[flow/run.sh]
#!/bin/bash
# the make line also repeats each setting of config.mk as NAME=value (left out here)
make -C /OpenROAD-flow-scripts/flow DESIGN_CONFIG=/design/flow/config.mk WORK_HOME=/design/flow/orfs CLKGATE_MAP_FILE= finish
[flow/config.mk]
export PLATFORM = sky130hd
export DESIGN_NAME = x_corr
export DESIGN_NICKNAME = x_corr
export VERILOG_FILES = /design/flow/design.v
export SDC_FILE = /design/flow/constraint.sdc
export NUM_CORES = 4
export LEC_CHECK = 0
export CAP_MARGIN = 20
export CELL_PAD_IN_SITES_DETAIL_PLACEMENT = 0
export CORE_MARGIN = 3
export CORE_UTILIZATION = 70
export CTS_CLUSTER_DIAMETER = 52
export CTS_CLUSTER_SIZE = 35
export GPL_ROUTABILITY_DRIVEN = 1
export MIN_ROUTING_LAYER = met1
export SETUP_SLACK_MARGIN = 1.81
export SLEW_MARGIN = 20
[flow/constraint.sdc]
create_clock -name core_clock -period 8.8 [get_ports {clk}]
set_input_delay 1.7600 -clock core_clock [delete_from_list [all_inputs] [get_ports {clk}]]
set_output_delay 1.7600 -clock core_clock [all_outputs]
set_load 0.01 [all_outputs]
[flow/design.v]
`timescale 1ns/1ns
module cpx_multiply #(parameter xi_bits = 12,
		                  parameter xq_bits = 12,
		                  parameter yi_bits = 12,
		                  parameter yq_bits = 12,
		                  parameter i_bits = 24,
		                  parameter q_bits = 24
		                  )
   (input clk,
    input                      rst,
    input                      m_axis_tready,
    input                      m_axis_tvalid,
    input signed [xi_bits-1:0] xi,
    input signed [xq_bits-1:0] xq,
    input signed [yi_bits-1:0] yi,
    input signed [yq_bits-1:0] yq,
    output reg                 s_axis_tready,
    output signed [i_bits-1:0] i,
    output signed [q_bits-1:0] q,
    output reg                 s_axis_tvalid
    );
   reg [2:0]                   pipeline;
   reg signed [(xi_bits + yi_bits)-1:0] 	   i_sub;
   reg signed [(xi_bits + yi_bits)-1:0]      i_sub_out;
   reg signed [(xq_bits + yq_bits)-1:0]      q_add;
   reg signed [(xq_bits + yq_bits)-1:0]      q_add_out;
   reg signed [(xi_bits + yi_bits)-1:0]      xu;
   reg signed [(xi_bits + yi_bits)-1:0]      xu_out;
   reg signed [(xq_bits + yq_bits)-1:0]      yv;
   reg signed [(xq_bits + yq_bits)-1:0]      yv_out;
   reg signed [(xi_bits + yq_bits)-1:0]      xv;
   reg signed [(xi_bits + yq_bits)-1:0]      xv_out;
   reg signed [(xq_bits + yi_bits)-1:0]      yu;
   reg signed [(xq_bits + yi_bits)-1:0]      yu_out;
   assign i = i_sub_out[(xi_bits+yi_bits)-1: (xi_bits+yi_bits-i_bits)];
   assign q = q_add_out[(xq_bits+yq_bits)-1: (xq_bits+yq_bits-q_bits)];
   always @(posedge clk) begin
      if (rst) begin
         xu <= 'd0;
         yv <= 'd0;
         xv <= 'd0;
         yu <= 'd0;
      end else if (m_axis_tvalid & s_axis_tready) begin
         xu <= xi * yi;
         yv <= xq * yq;
         xv <= xi * yq;
         yu <= xq * yi;
      end else begin
         xu <= xu;
         yv <= yv;
         xv <= xv;
         yu <= yu;
      end  
   end
   always @(posedge clk) begin
      if (rst) begin
         xu_out <= 'd0;
         yv_out <= 'd0;
         xv_out <= 'd0;
         yu_out <= 'd0;
         i_sub <= 'd0;
         i_sub_out <= 'd0;
         q_add <= 'd0;
         q_add_out <= 'd0;
      end else if(m_axis_tready) begin
         xu_out <= xu;
         yv_out <= yv;
         xv_out <= xv;
         yu_out <= yu;
         i_sub <= xu_out - yv_out;
         i_sub_out <= i_sub;
         q_add <= xv_out + yu_out;
         q_add_out <= q_add;
      end  
      else begin
         xu_out <= xu_out;
         yv_out <= yv_out;
         xv_out <= xv_out;
         yu_out <= yu_out;
         i_sub <= i_sub;
         i_sub_out <= i_sub_out;
         q_add <= q_add;
         q_add_out <= q_add_out;
      end  
   end  
   always @(posedge clk) begin
      if (rst) begin
         pipeline <= 3'b0;
         s_axis_tvalid <= 1'b0;
      end else begin
         if(m_axis_tvalid & s_axis_tready) begin
            pipeline <= (pipeline << 1) | {2'b00, m_axis_tready};
         end else if (m_axis_tready) begin
            pipeline <= (pipeline << 1);
         end
         s_axis_tvalid <= pipeline[2];
      end
   end  
   always @(posedge clk) begin
      if (rst) begin
         s_axis_tready <= 1'b0;
      end else begin
         s_axis_tready <= m_axis_tready | ~pipeline[0];
      end
   end
endmodule  
`timescale 1ns/1ns
module dot_prod_pip #(parameter xi_bits = 12,
                      parameter xq_bits = 12,
                      parameter yi_bits = 12,
                      parameter yq_bits = 12,
                      parameter i_bits = 24,
                      parameter q_bits = 24,
                      parameter dot_length = 5,
                      parameter dot_length_counter_bits = 3,
                      parameter sum_i_bits = 24,
                      parameter sum_q_bits = 24
                      )
   (input clk,
    input                          rst,
    input                          m_axis_product_tready,
    input                          m_axis_x_tvalid,
    input [xi_bits - 1:0]          xi,
    input [xq_bits - 1:0]          xq,
    input                          m_axis_y_tvalid,
    input [yi_bits - 1:0]          yi,
    input [yq_bits - 1:0]          yq,
    output reg                     s_axis_product_tvalid,
    output reg signed [i_bits-1:0] i,
    output reg signed [q_bits-1:0] q
    );
   wire                            cpx_m_axis_tvalid;
   wire signed [xi_bits + yi_bits -1:0] mult_out_i;
   wire signed [xq_bits + yq_bits -1:0] mult_out_q;
   wire signed [sum_i_bits - 1:0]       mult_out_i_extended;
   wire signed [sum_q_bits - 1:0]       mult_out_q_extended;
   reg signed [sum_i_bits - 1:0]        sum_i;
   reg signed [sum_q_bits - 1:0]        sum_q;
   reg [dot_length_counter_bits:0]      dot_length_counter;
   wire [31:0]                          dot_length_counter_extended;
   wire                                 s_axis_cpx_tvalid;
   wire                                 s_axis_cpx_tready;
   assign cpx_m_axis_tvalid = m_axis_x_tvalid & m_axis_y_tvalid;
   assign mult_out_i_extended = { {(sum_i_bits - (xi_bits + yi_bits)){mult_out_i[xi_bits + yi_bits - 1]}}, mult_out_i};
   assign mult_out_q_extended = { {(sum_q_bits - (xq_bits + yq_bits)){mult_out_q[xq_bits + yq_bits - 1]}}, mult_out_q};
   assign dot_length_counter_extended = { {(31 - dot_length_counter_bits){dot_length_counter[dot_length_counter_bits]}}, dot_length_counter};
   cpx_multiply #(.xi_bits(xi_bits),
                  .xq_bits(xq_bits),
                  .yi_bits(yi_bits),
                  .yq_bits(yq_bits),
                  .i_bits(xi_bits + yi_bits),
                  .q_bits(xq_bits + yq_bits)) cpx_multiply_dot_pip(.clk(clk),
                                                                   .rst(rst),
                                                                   .m_axis_tready(m_axis_product_tready),
                                                                   .m_axis_tvalid(cpx_m_axis_tvalid),
                                                                   .xi(xi),
                                                                   .xq(xq),
                                                                   .yi(yi),
                                                                   .yq(yq),
                                                                   .i(mult_out_i),
                                                                   .q(mult_out_q),
                                                                   .s_axis_tready(s_axis_cpx_tready),
                                                                   .s_axis_tvalid(s_axis_cpx_tvalid));
   always @(posedge clk) begin
      if (rst) begin
         dot_length_counter <= -'d1;
         sum_i <= 'd0;
         sum_q <= 'd0;
      end
      else if (s_axis_cpx_tvalid && m_axis_product_tready) begin
         if (dot_length_counter_extended < (dot_length - 1)) begin
            dot_length_counter <= dot_length_counter + 1'b1;
            sum_i <= sum_i + mult_out_i_extended;
            sum_q <= sum_q + mult_out_q_extended;
         end
         else begin
            dot_length_counter <= 'd0;
            sum_i <= mult_out_i_extended;
            sum_q <= mult_out_q_extended;
         end  
      end  
      else if (m_axis_product_tready) begin
         if(dot_length_counter_extended == (dot_length - 1)) begin
            dot_length_counter <= 'd0;
            sum_i <= 'd0;
            sum_q <= 'd0;
         end
      end
   end  
   always @(posedge clk) begin
      if (rst) begin
         s_axis_product_tvalid <= 1'b0;
         i <= 'd0;
         q <= 'd0;
      end
      else if(dot_length_counter_extended == (dot_length - 1)) begin
         s_axis_product_tvalid <= 1'b1;
         i <= sum_i[sum_i_bits - 1:(sum_i_bits - i_bits)];
         q <= sum_q[sum_q_bits - 1:(sum_q_bits - q_bits)];
      end
      else begin
         s_axis_product_tvalid <= 1'b0;
         i <= i;
         q <= q;
      end
   end
endmodule  
`timescale 1ns/1ns
module arg_max #(parameter buffer_length = 10,
                 parameter index_bits = 4,
                 parameter out_max_bits = 4,
                 parameter i_bits = 12,
                 parameter q_bits = 12
                 )
   (input clk,
    input                           rst,
    input                           m_axis_tvalid,
    input signed [i_bits - 1:0]     xi,
    input signed [q_bits - 1:0]     xq,
    output reg                      s_axis_tready,
    input                           m_axis_tready,
    output reg [out_max_bits - 1:0] out_max,
    output reg [index_bits-1:0]     index,
    output reg                      s_axis_tvalid
    );
   reg signed [index_bits:0]        icounter;
   wire signed [31:0]               icounter_extended;
   reg [i_bits + i_bits - 2:0]      i_square;
   reg [q_bits + q_bits - 2:0]      q_square;
   reg [out_max_bits - 1:0]         argsum;
   reg                              sq_stage_valid;
   reg                              sum_stage_valid;
   reg                              cmp_stage_valid;
   wire                             result_collected;
   reg                              result_collected_buff;
   wire                             result_collected_cond;
   assign icounter_extended = { {(31 - index_bits){icounter[index_bits]}}, icounter};
   assign result_collected = s_axis_tvalid & m_axis_tready;
   assign result_collected_cond = result_collected | result_collected_buff;
   always @(posedge clk) begin
      if (rst) begin
         s_axis_tready <= 1'b0;
      end
      else if (icounter_extended < buffer_length) begin
         s_axis_tready <= 1'b1;
      end
      else if ((icounter_extended == buffer_length) | result_collected_cond) begin
         s_axis_tready <= 1'b1;
      end
      else begin
         s_axis_tready <= 1'b0;
      end
   end
   always @(posedge clk) begin
      if (rst) begin
         i_square <= 'd0;
         q_square <= 'd0;
         sq_stage_valid <= 1'b0;
      end
      else if (m_axis_tvalid & (s_axis_tready)) begin
         i_square <= xi * xi;
         q_square <= xq * xq;
         sq_stage_valid <= 1'b1;
      end else begin
         i_square <= i_square;
         q_square <= q_square;
         sq_stage_valid <= 1'b0;
      end
   end
   always @(posedge clk) begin
      if (rst) begin
         argsum <= 'd0;
         sum_stage_valid <= 1'b0;
      end
      else if (sq_stage_valid) begin
         argsum <= i_square + q_square;
         sum_stage_valid <= 1'b1;
      end
      else if ((icounter_extended == buffer_length -1) && !sq_stage_valid) begin
         argsum <= 'd0;
         sum_stage_valid <= 1'b0;
      end
      else begin
         argsum <= argsum;
         sum_stage_valid <= 1'b0;
      end
   end
   always @(posedge clk) begin
      if (rst) begin
         index <= 'd0;
         out_max <= 'd0;
         cmp_stage_valid <= 1'b0;
      end
      else if ((icounter_extended == 'd0) && !sum_stage_valid && result_collected_cond) begin
         index <= 'd0;
         out_max <= argsum;
         cmp_stage_valid <= 1'b0;
      end
      else if ((argsum > out_max) && sum_stage_valid) begin
         index <= icounter[index_bits - 1:0];
         out_max <= argsum;
         cmp_stage_valid <= 1'b1;
      end
      else if (sum_stage_valid) begin
         index <= index;
         out_max <= out_max;
         cmp_stage_valid <= 1'b1;
      end
      else begin
         index <= index;
         out_max <= out_max;
         cmp_stage_valid <= 1'b0;
      end
   end  
   always @(posedge clk) begin
      if (rst) begin
         icounter <= 'd0;
      end
      else if (icounter_extended < (buffer_length - 1)) begin
         if (sum_stage_valid) begin
            icounter <= icounter + 1'b1;
         end else begin
            icounter <= icounter;
         end
      end
      else if (icounter_extended == (buffer_length - 1)) begin
         icounter <= 'd0;
      end else begin
         icounter <= icounter;
      end
   end  
   always @(posedge clk) begin
      if (rst) begin
         result_collected_buff <= 1'b0;
         s_axis_tvalid <= 1'b0;
      end
      else begin
         result_collected_buff <= result_collected;
         if (result_collected_cond) begin
            s_axis_tvalid <= 1'b0;
         end
         else if (icounter_extended == (buffer_length - 1)) begin
            s_axis_tvalid <= 1'b1;
         end
         else begin
            s_axis_tvalid <= s_axis_tvalid;
         end
      end
   end
endmodule  
`timescale 1ns/1ns
module x_corr #(parameter xi_bits = 12,
                parameter xq_bits = 12,
                parameter yi_bits = 12,
                parameter yq_bits = 12,
                parameter i_bits = 31,
                parameter q_bits = 31,
                parameter length = 102,
                parameter length_counter_bits = 7,
                parameter out_max_bits = 62
                )
   (input clk,
    input                              rst,
    output                             s_axis_tready,
    input [xi_bits - 1:0]              xi,
    input [xq_bits - 1:0]              xq,
    input [yi_bits - 1:0]              yi,
    input [yq_bits - 1:0]              yq,
    input                              m_axis_tvalid,
    input                              m_axis_tready,
    output [out_max_bits - 1:0]        out_max,
    output [length_counter_bits - 1:0] index,
    output                             s_axis_tvalid
    );
   wire                                s_axis_product_tvalid;
   wire                                m_axis_x_tvalid;
   wire                                m_axis_y_tvalid;
   wire                                m_axis_product_tready;
   wire signed [31 - 1:0] i;
   wire signed [31 - 1:0] q;
   assign m_axis_x_tvalid = m_axis_tvalid;
   assign m_axis_y_tvalid = m_axis_tvalid;
   assign m_axis_product_tready = s_axis_tready;
   dot_prod_pip #(.xi_bits(12),
                  .xq_bits(12),
                  .yi_bits(12),
                  .yq_bits(12),
                  .i_bits(31),
                  .q_bits(31),
                  .dot_length(100),
                  .dot_length_counter_bits(7),
                  .sum_i_bits(31),
                  .sum_q_bits(31)
                  ) dp_x_corr (.clk(clk),
                               .rst(rst),
                               .m_axis_product_tready(m_axis_product_tready),
                               .m_axis_x_tvalid(m_axis_x_tvalid),
                               .xi(xi),
                               .xq(xq),
                               .m_axis_y_tvalid(m_axis_y_tvalid),
                               .yi(yi),
                               .yq(yq),
                               .s_axis_product_tvalid(s_axis_product_tvalid),
                               .i(i),
                               .q(q)
                               );
                                  arg_max #(.buffer_length(length),
                                            .index_bits(length_counter_bits),
                                            .out_max_bits(out_max_bits),
                                            .i_bits(31),
                                            .q_bits(31)) arg_max_xc(.clk(clk),
                                                                    .rst(rst),
                                                                    .m_axis_tvalid(s_axis_product_tvalid),
                                                                    .xi(i),
                                                                    .xq(q),
                                                                    .s_axis_tready(s_axis_tready),
                                                                    .m_axis_tready(m_axis_tready),
                                                                    .out_max(out_max),
                                                                    .index(index),
                                                                    .s_axis_tvalid(s_axis_tvalid)
                                                                    );
endmodule  
==> results of run 1 <==
[per-layer routing]
metal / routed length [um] / global-route usage / vias up
met5: 12 / 0 / -
met4: 23000 / 0.207 / 2
met3: 34400 / 0.0859 / 1396
met2: 160000 / 0.650 / 4590
met1: 123000 / 0.501 / 45570
li1: - / - / 39472
[area by class of cell]
type                            instances  share of cell area
Multi-Input combinational cell       8666               0.705
Sequential cell                       690               0.107
Inverter                             2931              0.0850
Timing Repair Buffer                  740              0.0598
Tap cell                             2175              0.0208
Clock buffer                           93              0.0164
Clock inverter                         61             0.00620
Antenna cell                           10            0.000191
Timing Repair inverter                  1           0.0000859
[stage by stage]
step | total power, uW | utilization | area, um^2 | cells
2_1_floorplan | 11000 | - | 117000 | 12822
3_3_place_gp | 13400 | 0.734 | 120000 | 14795
3_5_place_dp | 13700 | 0.734 | 120000 | 14795
4_1_cts | 17500 | 0.786 | 128000 | 15222
5_1_grt | 19200 | 0.801 | 131000 | 15358
6_report | 17800 | 0.802 | 131000 | 15367
[what timing repair did]
action,in CTS,in global routing
cloned,19,4
gates resized,765,403
hold buffers,0,0
endpoints found under the setup margin,120,111
pin swaps,354,240
setup buffers,254,131
==> summary.rpt, run 1 <==
IMPLEMENTATION SUMMARY REPORT
----------------------------------------------------
[Run status]
  Run status ........................ timing/DRC/antenna clean

[Yosys]
  Net count entering floorplan ........................ 16115
  Yosys-reported design area after synthesis ........................ 116000 um^2
  Most instantiated cells after synthesis ........................ 2922 x inv_1, 2420 x fa_1, 1529 x nand2_1
  Post-synth top flop ........................ dfxtp_1
  Mux share of post-synthesis cell area ........................ 0.0214
  Ys cells ........................ 12822
  Post-synth tally of flip-flops with integrated enable ........................ 0
  Area fraction in and, or, nand and nor cells after synthesis ........................ 0.131
  Number of warnings printed during yosys synthesis ........................ 3
  Top cell area share ........................ 0.418
  Unique masters post-synth ........................ 100
  Complex Gates by Area ........................ 0.0807
  Most frequent cell after synthesis ........................ inv_1
  Number of synthesized register bits ........................ 690
  Cells after synthesis ........................ 12822
  Register area share after synthesis ........................ 0.119
  Area of the mapped netlist ........................ 116000 um^2
  Cell area leaders ........................ fa_1 42%, dfxtp_1 12%, inv_1 9.5%
  Share of flip-flops with an asynchronous set or reset after synthesis ........................ 0
  Post-synthesis share of cell area spent on xor and xnor gates ........................ 0.0282
  Adder-cell share of the synthesized area ........................ 0.507
  Post-Synthesis Mean Instance Area ........................ 9.03 um^2
  Main kind of combinational logic by area ........................ adder cells
  Largest area contributor in the synthesized netlist ........................ fa_1

[Critical path]
  Start of the worst register-to-register path ........................ dp_x_corr.q[29]$_SDFFE_PP0P_
  Buffers & Inverters on Critical Path ........................ 2
  Worst setup slack for register-to-register paths ........................ 860 ps
  Capturing instance or port of the critical path ........................ arg_max_xc.q_square[58]$_SDFFE_PP0P_
  Delay of the slowest cell on the worst path ........................ approximately 620 ps
  Setup crit end kind ........................ flop
  Most frequent CP cell ........................ fa_1
  Critical-path cell list ........................ clkinvlp_4 > nor2_2 > fa_1 > fa_1 > fa_2 > fa_1 > fa_1 > fa_2 > fa_1 > fa_1 > ha_4 > and2_4 > a221o_1 > o31a_1 > or3_4 > a22oi_2 > nand2_2 > o41ai_4 > buf_4 > o211ai_1 > a32o_1
  Arr. time, crit path ........................ 8520 ps
  Crit-path max FO ........................ 5
  Total number of cells along the worst setup path ........................ 21
  Slowest stage cell on the critical path ........................ fa_1
  R2r worst-path depth ........................ 21
  First element of the critical path ........................ dp_x_corr.q[29]$_SDFFE_PP0P_
  Type of origin of the critical path ........................ flop
  Path type of the worst setup path ........................ flop to flop
  Required time of the critical path ........................ 9380 ps
  Family with the most delay on the worst path ........................ adder cells
  Capture point of the worst reg-to-reg path ........................ arg_max_xc.q_square[58]$_SDFFE_PP0P_

[CTS]
  Clock tree from TritonCTS ........................ built
  CTS root buffer ........................ clkbuf_16
  TritonCTS buffer count ........................ 82
  Buffer levels on the longest clock path ........................ 3
  Number of H-tree levels ........................ 3
  Clock net sink count ........................ 690
  Clock network latency to the later pin of the worst-skew pair ........................ around 700 ps
  Clock edge transition at the registers on the reported setup and hold paths ........................ 70 ps

[Power and ir drop]
  Highest-power group ........................ combinational cells
  Power Clock ........................ ~3700 uW
  Combinational group share of total power ........................ 0.601
  Switching Fraction ........................ 0.453
  Switching power of the nets ........................ 8070 uW
  Part of the total power dissipated in sequential elements ........................ 0.194
  Leakage component of the power ........................ 0.0671 uW
  Pint ........................ between 9000 and 10000 uW
  Worst IR drop on VDD ........................ 0.548 mV
  Sequential cell power ........................ about 3500 uW
  Power density normalized to cell area ........................ 136 nW/um^2
  Comb power ........................ 10700 uW
  Clock Power Share ........................ 0.205

[Floorplan]
  Overall die height ........................ 413 um
  Core Rows ........................ 148
  Core region area ........................ 164000 um^2
  Die area ........................ 170000 um^2
  Die outline width ........................ 413 um
  FP Util ........................ 0.708
  Count of boundary I/O pins ........................ 123

[Min path]
  Number of instances on the worst hold path ........................ 1
  End point of the worst hold path ........................ arg_max_xc.s_axis_tvalid$_SDFFE_PP0P_
  Origin of the worst min-delay path ........................ arg_max_xc.result_collected_buff$_SDFF_PP0_
  Worst min-delay path class ........................ flop to flop

[Layout]
  Area growth syn-to-layout ........................ 13.2%
  Storage cell area ........................ 14000 um^2
  # nets final ........................ 16405
  Area used by multi-input combinational logic ........................ 92300 um^2
  Fillcell total ........................ between 10000 and 15000

[Global routing]
  Number of global-route vias before repair ........................ a little under 100k
  Gr usage total ........................ 0.398
  First-pass GRT wire length ........................ around 520000 um
  GRT overflow ........................ 0
  Number of antenna violations at the first check in global routing ........................ 7
  Maximum number of pins on one net before global-route repair ........................ 211

[STA]
  Setup repair after global routing missed its margin ........................ yes
  Final Slew Violations ........................ 0
  Part of the cycle the worst path needs ........................ 0.903
  Transition time at the pin with the least slew margin ........................ 1170 ps
  Headroom to the max-slew limit ........................ 0.219
  Final setup slack of the worst path ........................ 858 ps
  Maximum clock rate ........................ 0.126 GHz
  Number of setup violations in the final report ........................ 0
  Number of endpoints with negative hold slack in the final report ........................ 0
  Summed negative setup slack over all endpoints ........................ 0 ps
  Worst-case clock skew ........................ between 50 and 60 ps
  Min cycle time layout ........................ 7940 ps
  Worst hold margin ........................ 430 ps

[Drt]
  Routed WL ........................ 341000 um
  Detailed-router iteration count before antenna repair ........................ 8
  Number of DRC violations after detailed routing ........................ 0
  Remaining antenna violation count after routing ........................ 0
  Detail-routed net length per standard cell ........................ 22.2 um
  Ratio of routed vias to standard cells ........................ 5.92
  Drt first-iter violations ........................ 7608
  Number of vias after detailed routing ........................ 91030

[Place]
  Count of buffers from port buffering ........................ 122
  RD Place Congestion ........................ roughly 1.0
  Setup slack after placement ........................ 177 ps
  Post-DP HPWL ........................ 252000 um

[Run]
  Count of warning messages emitted by the tools ........................ 50
  Max-cap violations ........................ 0

----------------------------------------------------
==> run 2: changes to the inputs <==
- CELL_PAD_IN_SITES_DETAIL_PLACEMENT: 0 -> not set
- CORE_MARGIN: 3 -> 2
- CORE_UTILIZATION: 70 -> 68
- CTS_CLUSTER_DIAMETER: 52 -> not set
- CTS_CLUSTER_SIZE: 35 -> 47
- GPL_ROUTABILITY_DRIVEN: 1 -> not set
- MAX_ROUTING_LAYER: not set -> met4
- MIN_ROUTING_LAYER: met1 -> not set
- SETUP_SLACK_MARGIN: 1.81 -> not set
- clock period: 8.8 -> 9.01 ns (I/O delays scaled with it)
==> run 2 against run 1 <==
Effect of this change:
- critical path type unchanged
- clock skew increased by 3.2 ps
- synthesized cell count is the same
- hold slack got worse by 15 ps
- non-clock buffer count down 328
==> summary.rpt, run 2 <==
IMPLEMENTATION SUMMARY REPORT
----------------------------------------------------
[Layout]
  Area growth syn-to-layout ........................ 6.34%
  Final Cell Area ........................ 123000 um^2 (-6.0%)
  # nets final ........................ 16078 (-2.0%)
  Utilization after layout ........................ 0.727 (-0.0740)
  Post-route insts no fill ........................ 15075 (-1.9%)

[Power and ir drop]
  Leakage component of the power ........................ 0.0647 uW (-3.6%)
  Power density normalized to cell area ........................ 140 nW/um^2 (+3.0%)
  Sequential cell power ........................ 3400 uW (-2%)
  Pint ........................ 9670 uW (-0.71%)
  Comb power ........................ 10200 uW (-5%)
  Power Clock ........................ 3660 uW (about the same)
  Worst IR drop on VDD ........................ 0.445 mV (-19%)
  Part of the total power dissipated in sequential elements ........................ 0.197 (+0.003)
  Switching Fraction ........................ 0.439 (-0.0141)
  Combinational group share of total power ........................ 0.590 (-0.011)
  Clock Power Share ........................ 0.212 (+0.007)
  Switching power of the nets ........................ 7560 uW (-6.2%)
  Highest-power group ........................ combinational cells

[Critical path]
  Capturing instance or port of the critical path ........................ arg_max_xc.i_square[41]$_SDFFE_PP0P_
  Required time of the critical path ........................ 9680 ps (+300 ps)
  Buffers & Inverters on Critical Path ........................ 8 (+6)
  Path type of the worst setup path ........................ flop to flop
  Start of the worst register-to-register path ........................ dp_x_corr.i[3]$_SDFFE_PP0P_
  Slowest stage cell on the critical path ........................ dfxtp_1
  Delay of the slowest cell on the worst path ........................ 980 ps (+360 ps)
  R2r worst-path depth ........................ 28 (+33%)
  Total number of cells along the worst setup path ........................ 28 (+33%)
  Worst setup slack for register-to-register paths ........................ 200 ps (-660 ps)
  Setup crit end kind ........................ flop
  Type of origin of the critical path ........................ flop
  Family with the most delay on the worst path ........................ adder cells
  First element of the critical path ........................ dp_x_corr.i[3]$_SDFFE_PP0P_
  Crit-path max FO ........................ 14 (+9)
  Arr. time, crit path ........................ 9480 ps (+960 ps)
  Capture point of the worst reg-to-reg path ........................ arg_max_xc.i_square[41]$_SDFFE_PP0P_

[Drt]
  Number of DRC violations after detailed routing ........................ 0 (unchanged)
  Highest routing layer actually used ........................ met4
  Number of vias after detailed routing ........................ 86315 (-5.2%)
  Routed WL ........................ 318000 um (-6.8%)
  Ratio of routed vias to standard cells ........................ 5.73 (-3.3%)
  Routed met1 length ........................ 123000 um (-0.36%)
  Detail-routed net length per standard cell ........................ 21.1 um (-4.9%)
  Remaining antenna violation count after routing ........................ 0 (unchanged)
  Detailed-router iteration count before antenna repair ........................ 6 (-2)
  Drt first-iter violations ........................ 6215 (-18%)
  Met2 wire length ........................ 151000 um (-5.6%)
  Met3 WL ........................ 24800 um (-28%)

[Floorplan]
  Die area ........................ 174000 um^2 (+1.9%)
  FP Util ........................ 0.684 (-0.0241)
  Count of boundary I/O pins ........................ 123 (unchanged)
  Core Rows ........................ 151 (+2.0%)
  Overall die height ........................ 417 um (+0.95%)
  Core region area ........................ 169000 um^2 (+3.5%)
  Die outline width ........................ 417 um (+0.95%)

[STA]
  Number of setup violations in the final report ........................ 0 (unchanged)
  Min cycle time layout ........................ 8810 ps (+869 ps)
  Worst-case clock skew ........................ 56.1 ps (+3.25 ps)
  Maximum clock rate ........................ 0.113 GHz (-9.9%)
  Number of endpoints with negative hold slack in the final report ........................ 0 (unchanged)
  Summed negative setup slack over all endpoints ........................ 0 ps (unchanged)
  Final Slew Violations ........................ 0 (unchanged)
  Headroom to the max-slew limit ........................ 0.190 (-0.0291)
  Worst hold margin ........................ 415 ps (-15.3 ps)
  Transition time at the pin with the least slew margin ........................ 1210 ps (+39.2 ps)
  Part of the cycle the worst path needs ........................ 0.978 (+0.0754)

[Yosys]
  Complex Gates by Area ........................ 0.0807 (unchanged)
  Ys cells ........................ 12822 (unchanged)
  Yosys-reported design area after synthesis ........................ 116000 um^2 (unchanged)
  Largest area contributor in the synthesized netlist ........................ fa_1
  Area of the mapped netlist ........................ 116000 um^2 (unchanged)
  Share of flip-flops with an asynchronous set or reset after synthesis ........................ 0 (unchanged)
  Number of synthesized register bits ........................ 690 (unchanged)
  Net count entering floorplan ........................ 16115 (unchanged)
  Number of warnings printed during yosys synthesis ........................ 3 (unchanged)
  Adder-cell share of the synthesized area ........................ 0.507 (unchanged)
  Most instantiated cells after synthesis ........................ 2922 x inv_1, 2420 x fa_1, 1529 x nand2_1
  Post-synthesis share of cell area spent on xor and xnor gates ........................ 0.0282 (unchanged)
  Register area share after synthesis ........................ 0.119 (unchanged)
  Most frequent cell after synthesis ........................ inv_1
  Post-synth tally of flip-flops with integrated enable ........................ 0 (unchanged)
  Cells after synthesis ........................ 12822 (unchanged)
  Top cell area share ........................ 0.418 (unchanged)
  Area fraction in and, or, nand and nor cells after synthesis ........................ 0.131 (unchanged)
  Mux share of post-synthesis cell area ........................ 0.0214 (unchanged)
  Cell area leaders ........................ fa_1 42%, dfxtp_1 12%, inv_1 9.5%
  Post-synth top flop ........................ dfxtp_1
  Post-Synthesis Mean Instance Area ........................ 9.03 um^2 (unchanged)
  Unique masters post-synth ........................ 100 (unchanged)
  Main kind of combinational logic by area ........................ adder cells

[Global routing]
  Number of global-route vias before repair ........................ 92838 (-4.1%)
  GRT overflow ........................ 0 (unchanged)
  Gr usage total ........................ 0.388 (-0.00990)
  Maximum number of pins on one net before global-route repair ........................ 185 (-12%)
  First-pass GRT wire length ........................ 506000 um (-3.3%)
  Number of antenna violations at the first check in global routing ........................ 2 (-5)

[CTS]
  Clock net sink count ........................ 690 (unchanged)
  Clock network latency to the later pin of the worst-skew pair ........................ 750 ps (+60 ps)
  Buffer levels on the longest clock path ........................ 3 (unchanged)
  Hold Buf Count CTS ........................ 0 (unchanged)
  TritonCTS buffer count ........................ 84 (+2.4%)
  Number of H-tree levels ........................ 3 (unchanged)
  CTS root buffer ........................ clkbuf_16
  Clock edge transition at the registers on the reported setup and hold paths ........................ 70 ps (about the same)
  Clock tree from TritonCTS ........................ built

[Place]
  Post-DP HPWL ........................ 263000 um (+4.5%)
  Cell area reported after detailed placement ........................ 120000 um^2 (+0.12%)
  RD Place Congestion ........................ 1.03 (+1.3%)
  Count of buffers from port buffering ........................ 122 (unchanged)
  Number of placed instances with taps included ........................ 14916 (+0.82%)

[Min path]
  Worst min-delay path class ........................ flop to flop
  Number of instances on the worst hold path ........................ 1 (unchanged)
  Origin of the worst min-delay path ........................ arg_max_xc.result_collected_buff$_SDFF_PP0_
  End point of the worst hold path ........................ arg_max_xc.s_axis_tvalid$_SDFFE_PP0P_

[Run status]
  Run status ........................ timing/DRC/antenna clean

[Run]
  Max-cap violations ........................ 0 (unchanged)
  Count of warning messages emitted by the tools ........................ 49 (-2.0%)

----------------------------------------------------
run 2: stage by stage:
stage	total power (uW)	setup slack, ps
global route	18600	-1.61
finish	17200	199
global placement	13200	187
floorplan	10800	572
detailed placement	13600	73.8
CTS	17300	63.5
run 2: metal layers:
| metal | track usage | vias up |
|---|---|---|
| li1 | - | 38783 |
| met2 | 0.628 | 3330 |
| met3 | 0.0687 | 810 |
| met4 | 0.184 | 0 |
| met1 | 0.475 | 43392 |
| met5 | - | - |
run 2: layout make-up:
class                      instances  area [um^2]
clock inverter                    40          559
timing repair buffer             412         3540
tap                             2218         2780
clock buffer                     113         2390
multi-input combinational       8666        89000
antenna                            5         12.5
inverter                        2931        11000
sequential                       690        13800
fill                           13048        46100
run 2: timing repair:
| action | 4_1_cts | 5_1_grt |
|---|---|---|
| buffers inserted | 0 | 1 |
| hold endpoints to repair | 0 | 0 |
| endpoints found under the setup margin | 0 | 11 |
| gates resized | 0 | 7 |
==> run 3: changes to the inputs <==
- CORE_UTILIZATION: 68 -> 72
- CTS_CLUSTER_SIZE: 47 -> not set
- MAX_ROUTING_LAYER: met4 -> not set
- clock period: 9.01 -> 2.11 ns (I/O delays scaled with it)
==> run 3 against run 2 <==
Effect of this change:
- the run now fails in global routing
- synthesized cell count unchanged
- die area down 5.5%
- synthesized area unchanged
==> summary.rpt, run 3 <==
RUN METRICS
----------------------------------------------------
[Yosys]
  Ys cells ........................ 12822 (unchanged)
  Area fraction in and, or, nand and nor cells after synthesis ........................ 0.131 (unchanged)
  Number of synthesized register bits ........................ 690 (unchanged)
  Post-synth tally of flip-flops with integrated enable ........................ 0 (unchanged)
  Unique masters post-synth ........................ 100 (unchanged)
  Post-synthesis share of cell area spent on xor and xnor gates ........................ 0.0282 (unchanged)
  Adder-cell share of the synthesized area ........................ 0.507 (unchanged)
  Number of warnings printed during yosys synthesis ........................ 3 (unchanged)
  Complex Gates by Area ........................ 0.0807 (unchanged)
  Most frequent cell after synthesis ........................ inv_1
  Post-Synthesis Mean Instance Area ........................ 9.03 um^2 (unchanged)
  Mux share of post-synthesis cell area ........................ 0.0214 (unchanged)
  Share of flip-flops with an asynchronous set or reset after synthesis ........................ 0 (unchanged)
  Largest area contributor in the synthesized netlist ........................ fa_1
  Cell area leaders ........................ fa_1 42%, dfxtp_1 12%, inv_1 9.5%
  Cells after synthesis ........................ 12822 (unchanged)
  Net count entering floorplan ........................ 16115 (unchanged)
  Top cell area share ........................ 0.418 (unchanged)
  Most instantiated cells after synthesis ........................ 2922 x inv_1, 2420 x fa_1, 1529 x nand2_1
  Yosys-reported design area after synthesis ........................ 116000 um^2 (unchanged)
  Area of the mapped netlist ........................ 116000 um^2 (unchanged)
  Register area share after synthesis ........................ 0.119 (unchanged)
  Main kind of combinational logic by area ........................ adder cells
  Post-synth top flop ........................ dfxtp_1

[Global routing]
  Gr usage total ........................ 0.559
  GRT overflow ........................ 93

[CTS]
  TritonCTS buffer count ........................ 82 (-2.4%)
  CTS root buffer ........................ clkbuf_16
  Hold Buf Count CTS ........................ 0 (unchanged)
  Number of H-tree levels ........................ 3 (unchanged)
  Clock net sink count ........................ 690 (unchanged)
  Buffer levels on the longest clock path ........................ 3 (unchanged)

[Place]
  Setup slack after placement ........................ -6120 ps (-6200 ps)
  Number of placed instances with taps included ........................ 16947 (+14%)
  Post-DP HPWL ........................ 311000 um (+18%)
  RD Place Congestion ........................ 1.00 (-3.0%)
  Count of buffers from port buffering ........................ 122 (unchanged)

[Run status]
  Err ........................ [ERROR GRT-0116] Global routing finished with congestion. Check the congestion regions in the DRC Viewer.
  Stage at which the flow ended ........................ global routing
  Run status ........................ stopped before the end

[Floorplan]
  Die area ........................ 164000 um^2 (-5.5%)
  Count of boundary I/O pins ........................ 123 (unchanged)
  Core region area ........................ 160000 um^2 (-5.4%)
  Core Rows ........................ 147 (-2.6%)
  FP Util ........................ 0.723 (+0.0388)
  Overall die height ........................ 405 um (-2.8%)
  Die outline width ........................ 405 um (-2.8%)

----------------------------------------------------
run 3: repair_timing:
item,in CTS
buffers inserted,67
setup endpoints to repair,520
resized,323
pin swaps,185
cloned,1
run 3: stage by stage:
stage | area (um^2) | hold WS (ps)
2_1_floorplan | 121000 | 398
3_3_place_gp | 140000 | 406
3_5_place_dp | 140000 | 410
4_1_cts | 145000 | 143
run 3: per-layer routing:
layer  overflow  track usage
met1          2        0.585
met3          4        0.259
met5          1        0.121
met4         35        0.495
met2         51        0.830
==> run 4: changes to the inputs <==
- CTS_CLUSTER_DIAMETER: not set -> 40
- CTS_CLUSTER_SIZE: not set -> 41
- PLACE_DENSITY_LB_ADDON: not set -> 0.06
- SETUP_SLACK_MARGIN: not set -> 1.96
- TNS_END_PERCENT: not set -> 5
- clock period: 2.11 -> 6.9 ns (I/O delays scaled with it)
==> run 4 against run 3 <==
Effect of this change:
- now fails the layout checks on negative setup slack
- die area unchanged
- synthesized cell count unchanged
- synthesized area unchanged
==> summary.rpt, run 4 <==
IMPLEMENTATION SUMMARY REPORT
----------------------------------------------------
[Critical path]
  Type of origin of the critical path ........................ flop
  Arr. time, crit path ........................ 8570 ps
  Total number of cells along the worst setup path ........................ 27
  Family with the most delay on the worst path ........................ adder cells
  Worst setup slack for register-to-register paths ........................ -1020 ps
  Capture point of the worst reg-to-reg path ........................ arg_max_xc.q_square[56]$_SDFFE_PP0P_
  Required time of the critical path ........................ approximately 7600 ps
  Setup crit end kind ........................ flop
  Path type of the worst setup path ........................ flop to flop
  R2r worst-path depth ........................ 27
  Crit-path max FO ........................ 5
  Most frequent CP cell ........................ fa_1
  First element of the critical path ........................ dp_x_corr.q[16]$_SDFFE_PP0P_
  Delay of the slowest cell on the worst path ........................ slightly above 600 ps
  Capturing instance or port of the critical path ........................ arg_max_xc.q_square[56]$_SDFFE_PP0P_
  Start of the worst register-to-register path ........................ dp_x_corr.q[16]$_SDFFE_PP0P_
  Slowest stage cell on the critical path ........................ fa_1
  Buffers & Inverters on Critical Path ........................ 6

[CTS]
  Clock edge transition at the registers on the reported setup and hold paths ........................ 70 ps
  Number of H-tree levels ........................ 3 (unchanged)
  TritonCTS buffer count ........................ 98 (+20%)
  Buffer levels on the longest clock path ........................ 3 (unchanged)
  CTS root buffer ........................ clkbuf_16
  Clock net sink count ........................ 690 (unchanged)
  Clock network latency to the later pin of the worst-skew pair ........................ 750 ps
  Clock tree from TritonCTS ........................ built

[Drt]
  Remaining antenna violation count after routing ........................ 0
  Number of diodes added for antenna fixing ........................ 0
  Number of DRC violations after detailed routing ........................ 0
  Drt first-iter violations ........................ 8300
  Ratio of routed vias to standard cells ........................ between 5 and 6
  Detail-routed net length per standard cell ........................ 21.3 um
  Detailed-router iteration count before antenna repair ........................ 9
  Number of vias after detailed routing ........................ 94968
  Routed WL ........................ 347000 um

[STA]
  Maximum clock rate ........................ 0.126 GHz
  Number of setup violations in the final report ........................ between 80 and 90
  Final setup slack of the worst path ........................ -1020 ps
  Setup repair after global routing missed its margin ........................ yes
  Worst-case clock skew ........................ 86.3 ps
  Number of endpoints with negative hold slack in the final report ........................ 0
  Part of the cycle the worst path needs ........................ 1.15
  Min cycle time layout ........................ 7920 ps
  Final Slew Violations ........................ 0
  Transition time at the pin with the least slew margin ........................ 1060 ps
  Worst hold margin ........................ roughly 450 ps
  Summed negative setup slack over all endpoints ........................ -41710 ps
  Headroom to the max-slew limit ........................ 0.285

[Yosys]
  Cell area leaders ........................ fa_1 42%, dfxtp_1 12%, inv_1 9.5%
  Yosys-reported design area after synthesis ........................ 116000 um^2 (unchanged)
  Number of synthesized register bits ........................ 690 (unchanged)
  Mux share of post-synthesis cell area ........................ 0.0214 (unchanged)
  Most instantiated cells after synthesis ........................ 2922 x inv_1, 2420 x fa_1, 1529 x nand2_1
  Unique masters post-synth ........................ 100 (unchanged)
  Top cell area share ........................ 0.418 (unchanged)
  Ys cells ........................ 12822 (unchanged)
  Number of warnings printed during yosys synthesis ........................ 3 (unchanged)
  Register area share after synthesis ........................ 0.119 (unchanged)
  Net count entering floorplan ........................ 16115 (unchanged)
  Post-Synthesis Mean Instance Area ........................ 9.03 um^2 (unchanged)
  Post-synth top flop ........................ dfxtp_1
  Main kind of combinational logic by area ........................ adder cells
  Area of the mapped netlist ........................ 116000 um^2 (unchanged)
  Area fraction in and, or, nand and nor cells after synthesis ........................ 0.131 (unchanged)
  Adder-cell share of the synthesized area ........................ 0.507 (unchanged)
  Post-synth tally of flip-flops with integrated enable ........................ 0 (unchanged)
  Share of flip-flops with an asynchronous set or reset after synthesis ........................ 0 (unchanged)
  Largest area contributor in the synthesized netlist ........................ fa_1
  Complex Gates by Area ........................ 0.0807 (unchanged)
  Post-synthesis share of cell area spent on xor and xnor gates ........................ 0.0282 (unchanged)
  Most frequent cell after synthesis ........................ inv_1
  Cells after synthesis ........................ 12822 (unchanged)

[Floorplan]
  Die outline width ........................ 405 um (unchanged)
  Core region area ........................ 160000 um^2 (unchanged)
  Overall die height ........................ 405 um (unchanged)
  FP Util ........................ 0.723 (unchanged)
  Count of boundary I/O pins ........................ 123 (unchanged)
  Die area ........................ 164000 um^2 (unchanged)
  Core Rows ........................ 147 (unchanged)

[Global routing]
  Number of global-route vias before repair ........................ 104179
  First-pass GRT wire length ........................ 543000 um
  Number of antenna violations at the first check in global routing ........................ 5
  GRT overflow ........................ 0
  Gr usage total ........................ 0.425
  Maximum number of pins on one net before global-route repair ........................ roughly 190

[Run status]
  Run status ........................ failed layout checks
  Layout Check Fail Reasons .................... negative setup slack

[Power and ir drop]
  Tot Pwr ........................ 27400 uW
  Switching power of the nets ........................ 11800 uW
  Power Clock ........................ around 5500 uW
  Highest-power group ........................ combinational cells
  Clock Power Share ........................ 0.201
  Comb power ........................ 17500 uW
  Leakage component of the power ........................ 0.0717 uW
  Switching Fraction ........................ 0.431
  Sequential cell power ........................ approximately 4500 uW
  Power density normalized to cell area ........................ 201 nW/um^2
  Pint ........................ 15600 uW
  Part of the total power dissipated in sequential elements ........................ 0.162
  Combinational group share of total power ........................ 0.637
  Worst IR drop on VDD ........................ 0.559 mV

[Place]
  Setup slack after placement ........................ -1140 ps (+4980 ps)
  Count of buffers from port buffering ........................ 122 (unchanged)
  Post-DP HPWL ........................ 277000 um (-11%)
  RD Place Congestion ........................ 1.01 (+0.73%)

[Min path]
  Worst min-delay path class ........................ flop to flop
  Origin of the worst min-delay path ........................ arg_max_xc.result_collected_buff$_SDFF_PP0_
  Number of instances on the worst hold path ........................ 1
  End point of the worst hold path ........................ arg_max_xc.s_axis_tvalid$_SDFFE_PP0P_

[Run]
  Max-cap violations ........................ 0
  Count of warning messages emitted by the tools ........................ approximately 48

[Layout]
  # nets final ........................ approximately 17000
  Area growth syn-to-layout ........................ 18.1%

----------------------------------------------------
[run 4: stage by stage]
stage,area (um^2),instances,utilization
CTS,135000,16224,0.841
global route,137000,16250,0.853
floorplan,116000,12822,-
detailed placement,130000,16017,0.811
global placement,130000,16017,0.811
finish,137000,16250,0.853
[run 4: timing repair]
action                                  CTS  global route
endpoints found under the setup margin  173           177
resized                                 272           442
setup buffers                            22            26
hold buffers                              0             0
pin swaps                               106           248
gates cloned                              2             0
[run 4: cell type report]
class	instances	area, um^2
flip-flops and latches	690	13900
clock inverters	71	1040
well taps	2160	2700
fillers	8706	23500
multi-input cells	8666	91300
inverters	2931	11100
clock buffers	112	2560
repair buffers	1620	14100
[run 4: layer usage]
layer / GRT usage / vias to the layer above / part of all wire
met5: 0 / - / 0.00018
met4: 0.279 / 10 / 0.081
met3: 0.0871 / 1570 / 0.091
met2: 0.710 / 4907 / 0.48
met1: 0.500 / 47197 / 0.35
li1: - / 41284 / -
==> run 5: changes to the inputs <==
- CELL_PAD_IN_SITES_DETAIL_PLACEMENT: not set -> 2
- CORE_UTILIZATION: 72 -> 40
- CTS_CLUSTER_DIAMETER: 40 -> 129
- CTS_CLUSTER_SIZE: 41 -> not set
- HOLD_SLACK_MARGIN: not set -> 0.04
- PLACE_DENSITY_LB_ADDON: 0.06 -> not set
- SETUP_SLACK_MARGIN: 1.96 -> not set
- TNS_END_PERCENT: 5 -> 10
- clock period: 6.9 -> 10.0 ns (I/O delays scaled with it)
==> run 5 against run 4 <==
Effect of this change:
- synthesized cell count unchanged
- the flow now stops in global routing
- synthesized area unchanged
- die area increased by 79%
==> summary.rpt, run 5 <==
RUN METRICS
----------------------------------------------------
[Run status]
  Run status ........................ stopped before the end
  Stage at which the flow ended ........................ global routing
  Err ........................ [ERROR GRT-0116] Global routing finished with congestion. Check the congestion regions in the DRC Viewer.

[Yosys]
  Most frequent cell after synthesis ........................ inv_1
  Post-synth tally of flip-flops with integrated enable ........................ 0 (unchanged)
  Top cell area share ........................ 0.418 (unchanged)
  Unique masters post-synth ........................ 100 (unchanged)
  Share of flip-flops with an asynchronous set or reset after synthesis ........................ 0 (unchanged)
  Area of the mapped netlist ........................ 116000 um^2 (unchanged)
  Mux share of post-synthesis cell area ........................ 0.0214 (unchanged)
  Post-Synthesis Mean Instance Area ........................ 9.03 um^2 (unchanged)
  Complex Gates by Area ........................ 0.0807 (unchanged)
  Cells after synthesis ........................ 12822 (unchanged)
  Adder-cell share of the synthesized area ........................ 0.507 (unchanged)
  Largest area contributor in the synthesized netlist ........................ fa_1
  Area fraction in and, or, nand and nor cells after synthesis ........................ 0.131 (unchanged)
  Cell area leaders ........................ fa_1 42%, dfxtp_1 12%, inv_1 9.5%
  Main kind of combinational logic by area ........................ adder cells
  Number of warnings printed during yosys synthesis ........................ 3 (unchanged)
  Ys cells ........................ 12822 (unchanged)
  Net count entering floorplan ........................ 16115 (unchanged)
  Number of synthesized register bits ........................ 690 (unchanged)
  Post-synthesis share of cell area spent on xor and xnor gates ........................ 0.0282 (unchanged)
  Most instantiated cells after synthesis ........................ 2922 x inv_1, 2420 x fa_1, 1529 x nand2_1
  Post-synth top flop ........................ dfxtp_1
  Register area share after synthesis ........................ 0.119 (unchanged)
  Yosys-reported design area after synthesis ........................ 116000 um^2 (unchanged)

[CTS]
  Hold Buf Count CTS ........................ 0 (unchanged)
  Clock net sink count ........................ 690 (unchanged)
  CTS root buffer ........................ clkbuf_16
  Number of H-tree levels ........................ 3 (unchanged)
  TritonCTS buffer count ........................ 83 (-15%)
  Buffer levels on the longest clock path ........................ 3 (unchanged)

[Floorplan]
  Overall die height ........................ 542 um (+34%)
  Core region area ........................ 288000 um^2 (+80%)
  FP Util ........................ 0.402 (-0.321)
  Count of boundary I/O pins ........................ 123 (unchanged)
  Core Rows ........................ 197 (+34%)
  Die outline width ........................ 542 um (+34%)
  Die area ........................ 294000 um^2 (+79%)

[Place]
  RD Place Congestion ........................ 0.906 (-10%)
  Number of placed instances with taps included ........................ 16365 (+2.2%)
  Setup slack after placement ........................ -387 ps (+752 ps)
  Post-DP HPWL ........................ 470000 um (+70%)
  Count of buffers from port buffering ........................ 122 (unchanged)

[Global routing]
  Gr usage total ........................ 0.546
  GRT overflow ........................ 129

----------------------------------------------------
## run 5: layer usage
metal,GRT overflow,global-route usage
met5,0,0.162
met4,62,0.560
met3,11,0.367
met2,55,0.747
met1,1,0.520
## run 5: what timing repair did
item / in CTS
setup endpoints to repair: 22
setup buffers: 6
pin swaps: 0
resized: 33
cloned: 0
## run 5: stage by stage
stage / utilization / total power, uW / area (um^2)
after floorplan: - / 9710 / 116000
after global placement: 0.420 / 12100 / 121000
after detailed placement: 0.420 / 13700 / 121000
after CTS: 0.431 / 17500 / 124000
==> run 6: changes to the inputs <==
- ABC_AREA: not set -> 1
- CELL_PAD_IN_SITES_DETAIL_PLACEMENT: 2 -> 1
- CELL_PAD_IN_SITES_GLOBAL_PLACEMENT: not set -> 3
- CORE_MARGIN: 2 -> 3
- CORE_UTILIZATION: 40 -> 46
- CTS_CLUSTER_DIAMETER: 129 -> 109
- CTS_CLUSTER_SIZE: not set -> 61
- GPL_ROUTABILITY_DRIVEN: not set -> 1
- GPL_TIMING_DRIVEN: not set -> 0
- HOLD_SLACK_MARGIN: 0.04 -> 0.02
- MIN_ROUTING_LAYER: not set -> met1
- PLACE_DENSITY_LB_ADDON: not set -> 0.13
- SETUP_SLACK_MARGIN: not set -> 1.81
- SLEW_MARGIN: 20 -> 15
- TNS_END_PERCENT: 10 -> 45
- clock period: 10.0 -> 15.8 ns (I/O delays scaled with it)
==> run 6 against run 5 <==
Effect of this change:
- the run fails in global placement without I/O
- synthesized area is 9.1% higher
- die area is 4.4% lower
- synthesized cell count is 32% higher
==> summary.rpt, run 6 <==
RUN METRICS
----------------------------------------------------
[Yosys]
  Top cell area share ........................ 0.384 (-0.0348)
  Most instantiated cells after synthesis ........................ 4652 x inv_1, 3856 x nand2_1, 2420 x fa_1
  Number of warnings printed during yosys synthesis ........................ 3 (unchanged)
  Post-synthesis share of cell area spent on xor and xnor gates ........................ 0.0141 (-0.0141)
  Largest area contributor in the synthesized netlist ........................ fa_1
  Cell area leaders ........................ fa_1 38%, inv_1 14%, nand2_1 11%
  Main kind of combinational logic by area ........................ adder cells
  Post-Synthesis Mean Instance Area ........................ 7.49 um^2 (-17%)
  Post-synth top flop ........................ dfxtp_1
  Register area share after synthesis ........................ 0.109 (-0.00993)
  Adder-cell share of the synthesized area ........................ 0.465 (-0.0422)
  Complex Gates by Area ........................ 0.0680 (-0.0128)
  Most frequent cell after synthesis ........................ inv_1
  Ys cells ........................ 16865 (+32%)
  Area of the mapped netlist ........................ 126000 um^2 (+9.1%)
  Yosys-reported design area after synthesis ........................ 126000 um^2 (+9.1%)
  Number of synthesized register bits ........................ 690 (unchanged)
  Net count entering floorplan ........................ 20158 (+25%)
  Mux share of post-synthesis cell area ........................ 0 (-0.0214)
  Cells after synthesis ........................ 16865 (+32%)
  Area fraction in and, or, nand and nor cells after synthesis ........................ 0.188 (+0.0572)
  Post-synth tally of flip-flops with integrated enable ........................ 0 (unchanged)
  Unique masters post-synth ........................ 58 (-42%)
  Share of flip-flops with an asynchronous set or reset after synthesis ........................ 0 (unchanged)

[Floorplan]
  Die area ........................ 281000 um^2 (-4.4%)
  Die outline width ........................ 530 um (-2.2%)
  Core region area ........................ 272000 um^2 (-5.6%)
  Core Rows ........................ 191 (-3.0%)
  FP Util ........................ 0.464 (+0.0626)
  Overall die height ........................ 530 um (-2.2%)

[Run status]
  Err ........................ [ERROR FLW-0024] Place density exceeds 1.0 (current PLACE_DENSITY_LB_ADDON =  0.13). Please check if the value of  PLACE_DENSITY_LB_ADDON is between 0 and 0.99.
  Run status ........................ stopped before the end
  Stage at which the flow ended ........................ global placement without I/O

----------------------------------------------------
==> run 7: changes to the inputs <==
- ABC_AREA: 1 -> not set
- CELL_PAD_IN_SITES_DETAIL_PLACEMENT: 1 -> not set
- CELL_PAD_IN_SITES_GLOBAL_PLACEMENT: 3 -> not set
- CORE_MARGIN: 3 -> 2
- CORE_UTILIZATION: 46 -> 72
- CTS_CLUSTER_DIAMETER: 109 -> not set
- CTS_CLUSTER_SIZE: 61 -> not set
- GPL_ROUTABILITY_DRIVEN: 1 -> not set
- GPL_TIMING_DRIVEN: 0 -> not set
- HOLD_SLACK_MARGIN: 0.02 -> not set
- MIN_ROUTING_LAYER: met1 -> not set
- PLACE_DENSITY_LB_ADDON: 0.13 -> not set
- SETUP_SLACK_MARGIN: 1.81 -> not set
- SLEW_MARGIN: 15 -> 20
- TNS_END_PERCENT: 45 -> not set
- clock period: 15.8 -> 4.14 ns (I/O delays scaled with it)
==> run 7 against run 6 <==
Effect of this change:
- the flow stops in global routing
- synthesized cell count shrank 24%
- die area shrank 42%
- synthesized area shrank 8.3%
==> summary.rpt, run 7 <==
RUN METRICS
----------------------------------------------------
[Run status]
  Run status ........................ stopped before the end
  Stage at which the flow ended ........................ global routing
  Err ........................ [ERROR GRT-0232] Routing congestion too high. Check the congestion heatmap in the GUI.

[CTS]
  Buffer levels on the longest clock path ........................ 3
  TritonCTS buffer count ........................ 77
  Number of H-tree levels ........................ 3
  CTS root buffer ........................ clkbuf_16
  Hold Buf Count CTS ........................ 0
  Clock net sink count ........................ 690

[Yosys]
  Share of flip-flops with an asynchronous set or reset after synthesis ........................ 0 (unchanged)
  Post-synthesis share of cell area spent on xor and xnor gates ........................ 0.0282 (+0.0141)
  Largest area contributor in the synthesized netlist ........................ fa_1
  Post-Synthesis Mean Instance Area ........................ 9.03 um^2 (+21%)
  Cell area leaders ........................ fa_1 42%, dfxtp_1 12%, inv_1 9.5%
  Number of synthesized register bits ........................ 690 (unchanged)
  Mux share of post-synthesis cell area ........................ 0.0214 (+0.0214)
  Cells after synthesis ........................ 12822 (-24%)
  Most frequent cell after synthesis ........................ inv_1
  Top cell area share ........................ 0.418 (+0.0348)
  Number of warnings printed during yosys synthesis ........................ 3 (unchanged)
  Register area share after synthesis ........................ 0.119 (+0.00993)
  Net count entering floorplan ........................ 16115 (-20%)
  Main kind of combinational logic by area ........................ adder cells
  Post-synth tally of flip-flops with integrated enable ........................ 0 (unchanged)
  Post-synth top flop ........................ dfxtp_1
  Most instantiated cells after synthesis ........................ 2922 x inv_1, 2420 x fa_1, 1529 x nand2_1
  Ys cells ........................ 12822 (-24%)
  Complex Gates by Area ........................ 0.0807 (+0.0128)
  Area of the mapped netlist ........................ 116000 um^2 (-8.3%)
  Unique masters post-synth ........................ 100 (+72%)
  Yosys-reported design area after synthesis ........................ 116000 um^2 (-8.3%)
  Area fraction in and, or, nand and nor cells after synthesis ........................ 0.131 (-0.0572)
  Adder-cell share of the synthesized area ........................ 0.507 (+0.0422)

[Floorplan]
  Core Rows ........................ 147 (-23%)
  Core region area ........................ 160000 um^2 (-41%)
  Count of boundary I/O pins ........................ 123
  FP Util ........................ 0.723 (+0.258)
  Overall die height ........................ 405 um (-24%)
  Die outline width ........................ 405 um (-24%)
  Die area ........................ 164000 um^2 (-42%)

[Global routing]
  GRT overflow ........................ 264
  Gr usage total ........................ 0.594

[Place]
  Number of placed instances with taps included ........................ 16162
  Count of buffers from port buffering ........................ 122
  Post-DP HPWL ........................ 286000 um
  RD Place Congestion ........................ 1.00

----------------------------------------------------
-- run 7: repair_timing --
action | 4_1_cts
resized | 548
setup endpoints to repair | 180
setup buffers | 102
gates cloned | 6
pin swaps | 332
-- run 7: metrics by stage --
| stage | area [um^2] | setup WS [ps] | power, uW |
|---|---|---|---|
| after floorplan | 120000 | -3390 | 25700 |
| after global placement | 133000 | -3760 | 34600 |
| after detailed placement | 133000 | -3860 | 36000 |
| after CTS | 139000 | -3490 | 43400 |
-- run 7: routing by layer --
layer | GRT overflow | track usage
met1 | 38 | 0.636
met2 | 103 | 0.812
met3 | 37 | 0.376
met4 | 83 | 0.457
met5 | 3 | 0.223
==> run 8: changes to the inputs <==
- CAP_MARGIN: 20 -> 0
- CELL_PAD_IN_SITES_DETAIL_PLACEMENT: not set -> 0
- CTS_CLUSTER_DIAMETER: not set -> 109
- CTS_CLUSTER_SIZE: not set -> 35
- GPL_ROUTABILITY_DRIVEN: not set -> 1
- MIN_ROUTING_LAYER: not set -> met1
- PLACE_DENSITY_LB_ADDON: not set -> 0.0
- SETUP_SLACK_MARGIN: not set -> -0.42
- clock period: 4.14 -> 5.17 ns (I/O delays scaled with it)
==> run 8 against run 7 <==
Effect of this change:
- the flow again stops in global routing
- synthesized area stayed put
- synthesized cell count unchanged
- die area is the same
==> summary.rpt, run 8 <==
RUN METRICS
----------------------------------------------------
[Run status]
  Run status ........................ stopped before the end
  Stage at which the flow ended ........................ global routing
  Err ........................ [ERROR GRT-0232] Routing congestion too high. Check the congestion heatmap in the GUI.

[Floorplan]
  Die area ........................ 164000 um^2 (unchanged)
  Core Rows ........................ 147 (unchanged)
  FP Util ........................ 0.723 (unchanged)
  Die outline width ........................ 405 um (unchanged)
  Overall die height ........................ 405 um (unchanged)
  Count of boundary I/O pins ........................ 123 (unchanged)
  Core region area ........................ 160000 um^2 (unchanged)

[CTS]
  Clock net sink count ........................ 690 (unchanged)
  Buffer levels on the longest clock path ........................ 3 (unchanged)
  TritonCTS buffer count ........................ 34 (-56%)
  Hold Buf Count CTS ........................ 0 (unchanged)
  Number of H-tree levels ........................ 2 (-1)
  CTS root buffer ........................ clkbuf_16

[Yosys]
  Number of warnings printed during yosys synthesis ........................ 3 (unchanged)
  Post-synth top flop ........................ dfxtp_1
  Number of synthesized register bits ........................ 690 (unchanged)
  Most instantiated cells after synthesis ........................ 2922 x inv_1, 2420 x fa_1, 1529 x nand2_1
  Register area share after synthesis ........................ 0.119 (unchanged)
  Post-synthesis share of cell area spent on xor and xnor gates ........................ 0.0282 (unchanged)
  Yosys-reported design area after synthesis ........................ 116000 um^2 (unchanged)
  Share of flip-flops with an asynchronous set or reset after synthesis ........................ 0 (unchanged)
  Most frequent cell after synthesis ........................ inv_1
  Largest area contributor in the synthesized netlist ........................ fa_1
  Post-Synthesis Mean Instance Area ........................ 9.03 um^2 (unchanged)
  Mux share of post-synthesis cell area ........................ 0.0214 (unchanged)
  Post-synth tally of flip-flops with integrated enable ........................ 0 (unchanged)
  Complex Gates by Area ........................ 0.0807 (unchanged)
  Top cell area share ........................ 0.418 (unchanged)
  Area of the mapped netlist ........................ 116000 um^2 (unchanged)
  Unique masters post-synth ........................ 100 (unchanged)
  Net count entering floorplan ........................ 16115 (unchanged)
  Ys cells ........................ 12822 (unchanged)
  Main kind of combinational logic by area ........................ adder cells
  Area fraction in and, or, nand and nor cells after synthesis ........................ 0.131 (unchanged)
  Adder-cell share of the synthesized area ........................ 0.507 (unchanged)
  Cells after synthesis ........................ 12822 (unchanged)
  Cell area leaders ........................ fa_1 42%, dfxtp_1 12%, inv_1 9.5%

[Global routing]
  Gr usage total ........................ 0.549
  GRT overflow ........................ 111

[Place]
  Post-DP HPWL ........................ 279000 um (-2.5%)
  Number of placed instances with taps included ........................ 16147 (-0.093%)
  Count of buffers from port buffering ........................ 122 (unchanged)
  RD Place Congestion ........................ 0.988 (-1.6%)

----------------------------------------------------
run 8: repair_timing:
| item | CTS |
|---|---|
| cloned | 20 |
| setup buffers | 182 |
| pin swaps | 399 |
| resized | 804 |
| endpoints found under the setup margin | 145 |
run 8: per-stage QoR:
step / setup slack [ps] / instance area (um^2) / setup TNS (ps) / hold WS (ps) / util
2_1_floorplan: -2360 / 119000 / -148940 / 398 / -
3_3_place_gp: -2610 / 132000 / -269650 / 407 / 0.827
3_5_place_dp: -2750 / 132000 / -291030 / 420 / 0.827
4_1_cts: -2480 / 138000 / -210270 / 439 / 0.860
run 8: per-layer routing:
layer,overflow,GRT usage
met5,1,0.157
met4,37,0.417
met3,8,0.290
met2,60,0.783
met1,5,0.606
==> run 9: changes to the inputs <==
- CAP_MARGIN: 0 -> 20
- CELL_PAD_IN_SITES_DETAIL_PLACEMENT: 0 -> not set
- CORE_UTILIZATION: 72 -> 58
- CTS_CLUSTER_DIAMETER: 109 -> not set
- CTS_CLUSTER_SIZE: 35 -> not set
- GPL_ROUTABILITY_DRIVEN: 1 -> not set
- HOLD_SLACK_MARGIN: not set -> -0.08
- MAX_ROUTING_LAYER: not set -> met4
- MIN_ROUTING_LAYER: met1 -> not set
- PLACE_DENSITY_LB_ADDON: 0.0 -> not set
- SETUP_SLACK_MARGIN: -0.42 -> -0.59
- clock period: 5.17 -> 6.49 ns (I/O delays scaled with it)
==> run 9 against run 8 <==
Effect of this change:
- now fails the layout checks on negative setup slack
- synthesized cell count is the same
- synthesized area is the same
- die area grew 24%
==> summary.rpt, run 9 <==
IMPLEMENTATION SUMMARY REPORT
----------------------------------------------------
[Run status]
  Run status ........................ failed layout checks
  Layout Check Fail Reasons .................... negative setup slack

[Global routing]
  GRT overflow ........................ 0
  Number of global-route vias before repair ........................ 99004
  Maximum number of pins on one net before global-route repair ........................ 208
  Number of antenna violations at the first check in global routing ........................ 2
  Gr usage total ........................ 0.351
  First-pass GRT wire length ........................ 540000 um

[Yosys]
  Number of warnings printed during yosys synthesis ........................ 3 (unchanged)
  Cells after synthesis ........................ 12822 (unchanged)
  Unique masters post-synth ........................ 100 (unchanged)
  Largest area contributor in the synthesized netlist ........................ fa_1
  Complex Gates by Area ........................ 0.0807 (unchanged)
  Number of synthesized register bits ........................ 690 (unchanged)
  Share of flip-flops with an asynchronous set or reset after synthesis ........................ 0 (unchanged)
  Main kind of combinational logic by area ........................ adder cells
  Post-synth top flop ........................ dfxtp_1
  Top cell area share ........................ 0.418 (unchanged)
  Register area share after synthesis ........................ 0.119 (unchanged)
  Area fraction in and, or, nand and nor cells after synthesis ........................ 0.131 (unchanged)
  Cell area leaders ........................ fa_1 42%, dfxtp_1 12%, inv_1 9.5%
  Post-synth tally of flip-flops with integrated enable ........................ 0 (unchanged)
  Adder-cell share of the synthesized area ........................ 0.507 (unchanged)
  Mux share of post-synthesis cell area ........................ 0.0214 (unchanged)
  Ys cells ........................ 12822 (unchanged)
  Post-synthesis share of cell area spent on xor and xnor gates ........................ 0.0282 (unchanged)
  Net count entering floorplan ........................ 16115 (unchanged)
  Yosys-reported design area after synthesis ........................ 116000 um^2 (unchanged)
  Area of the mapped netlist ........................ 116000 um^2 (unchanged)
  Post-Synthesis Mean Instance Area ........................ 9.03 um^2 (unchanged)
  Most frequent cell after synthesis ........................ inv_1
  Most instantiated cells after synthesis ........................ 2922 x inv_1, 2420 x fa_1, 1529 x nand2_1

[Drt]
  Number of DRC violations after detailed routing ........................ 0
  Number of vias after detailed routing ........................ a little over 90000
  Detail-routed net length per standard cell ........................ about 20 um
  Remaining antenna violation count after routing ........................ 0
  Ratio of routed vias to standard cells ........................ ~5.4
  Detailed-router iteration count before antenna repair ........................ 9
  Routed WL ........................ 342000 um
  Drt first-iter violations ........................ 5809

[Power and ir drop]
  Comb power ........................ 17000 uW
  Sequential cell power ........................ roughly 4700 uW
  Tot Pwr ........................ around 27000 uW
  Pint ........................ 15800 uW
  Highest-power group ........................ combinational cells
  Leakage component of the power ........................ between 0.07 and 0.08 uW
  Part of the total power dissipated in sequential elements ........................ 0.177
  Power density normalized to cell area ........................ 189 nW/um^2
  Switching power of the nets ........................ approximately 11000 uW
  Power Clock ........................ 4900 uW
  Worst IR drop on VDD ........................ roughly 0.6 mV
  Combinational group share of total power ........................ 0.639
  Switching Fraction ........................ 0.407
  Clock Power Share ........................ 0.184

[Layout]
  Area growth syn-to-layout ........................ 21.5%
  Fillcell total ........................ between 15000 and 20000
  Storage cell area ........................ ~14000 um^2
  # nets final ........................ 17602
  Area used by multi-input combinational logic ........................ about 92000 um^2

[Floorplan]
  Core region area ........................ 199000 um^2 (+24%)
  Core Rows ........................ 164 (+12%)
  Die area ........................ 203000 um^2 (+24%)
  Die outline width ........................ 451 um (+11%)
  FP Util ........................ 0.582 (-0.141)
  Overall die height ........................ 451 um (+11%)
  Count of boundary I/O pins ........................ 123 (unchanged)

[STA]
  Part of the cycle the worst path needs ........................ 1.21
  Worst hold margin ........................ about 420 ps
  Summed negative setup slack over all endpoints ........................ -81400 ps
  Worst-case clock skew ........................ about 77 ps
  Min cycle time layout ........................ 7830 ps
  Final Slew Violations ........................ 0
  Transition time at the pin with the least slew margin ........................ 1180 ps
  Final setup slack of the worst path ........................ -1340 ps
  Headroom to the max-slew limit ........................ 0.211
  Maximum clock rate ........................ 0.128 GHz
  Setup repair after global routing missed its margin ........................ yes
  Number of setup violations in the final report ........................ 103
  Number of endpoints with negative hold slack in the final report ........................ 0

[Run]
  Count of warning messages emitted by the tools ........................ 52
  Max-cap violations ........................ 0

[CTS]
  Clock tree from TritonCTS ........................ built
  Buffer levels on the longest clock path ........................ 3 (unchanged)
  Clock net sink count ........................ 690 (unchanged)
  Clock edge transition at the registers on the reported setup and hold paths ........................ 70 ps
  TritonCTS buffer count ........................ 81 (+140%)
  CTS root buffer ........................ clkbuf_16
  Number of H-tree levels ........................ 3 (+1)
  Clock network latency to the later pin of the worst-skew pair ........................ 740 ps

[Critical path]
  Start of the worst register-to-register path ........................ dp_x_corr.q[30]$_SDFFE_PP0P_
  R2r worst-path depth ........................ 29
  Total number of cells along the worst setup path ........................ 29
  Worst setup slack for register-to-register paths ........................ -1340 ps
  Buffers & Inverters on Critical Path ........................ 10
  Most frequent CP cell ........................ fa_1
  Family with the most delay on the worst path ........................ adder cells
  Arr. time, crit path ........................ 8420 ps
  Crit-path max FO ........................ 8
  Capture point of the worst reg-to-reg path ........................ arg_max_xc.q_square[59]$_SDFFE_PP0P_
  Required time of the critical path ........................ between 7000 and 8000 ps
  Setup crit end kind ........................ flop
  Capturing instance or port of the critical path ........................ arg_max_xc.q_square[59]$_SDFFE_PP0P_
  Path type of the worst setup path ........................ flop to flop
  Delay of the slowest cell on the worst path ........................ 580 ps
  Slowest stage cell on the critical path ........................ fa_2
  First element of the critical path ........................ dp_x_corr.q[30]$_SDFFE_PP0P_
  Type of origin of the critical path ........................ flop

[Min path]
  End point of the worst hold path ........................ arg_max_xc.s_axis_tvalid$_SDFFE_PP0P_
  Origin of the worst min-delay path ........................ arg_max_xc.result_collected_buff$_SDFF_PP0_
  Worst min-delay path class ........................ flop to flop
  Number of instances on the worst hold path ........................ 1

[Place]
  Count of buffers from port buffering ........................ 122 (unchanged)
  RD Place Congestion ........................ 0.960 (-2.8%)
  Setup slack after placement ........................ -1500 ps (+1250 ps)
  Post-DP HPWL ........................ 281000 um (+0.65%)

----------------------------------------------------
## run 9: area by class of cell
class / instances / share of cell area
inverter: 2931 / 0.0789
clock inverter: 38 / 0.00380
antenna: 2 / 0.0000356
sequential: 690 / 0.0990
tap: 2656 / 0.0236
multi-input combinational: 8666 / 0.656
clock buffer: 113 / 0.0167
timing repair buffer: 1939 / 0.122
## run 9: per-layer routing
metal	global-route usage	share of wire
met5	-	0
met4	0.147	0.053
met3	0.0318	0.047
met2	0.593	0.50
met1	0.433	0.40
## run 9: stage by stage
step                std cells  instance area [um^2]   util
finish                  17035                141000  0.707
global route            17035                141000  0.707
CTS                     16943                139000  0.696
detailed placement      16658                132000  0.664
global placement        16658                132000  0.664
floorplan               12822                117000      -
## run 9: what timing repair did
action	4_1_cts	5_1_grt
resized	617	389
setup endpoints to repair	84	86
pin swaps	337	385
buffers inserted	179	114
hold buffers	0	0
gates cloned	6	3
No activity file was given, so power comes from the tool's default toggle rates.
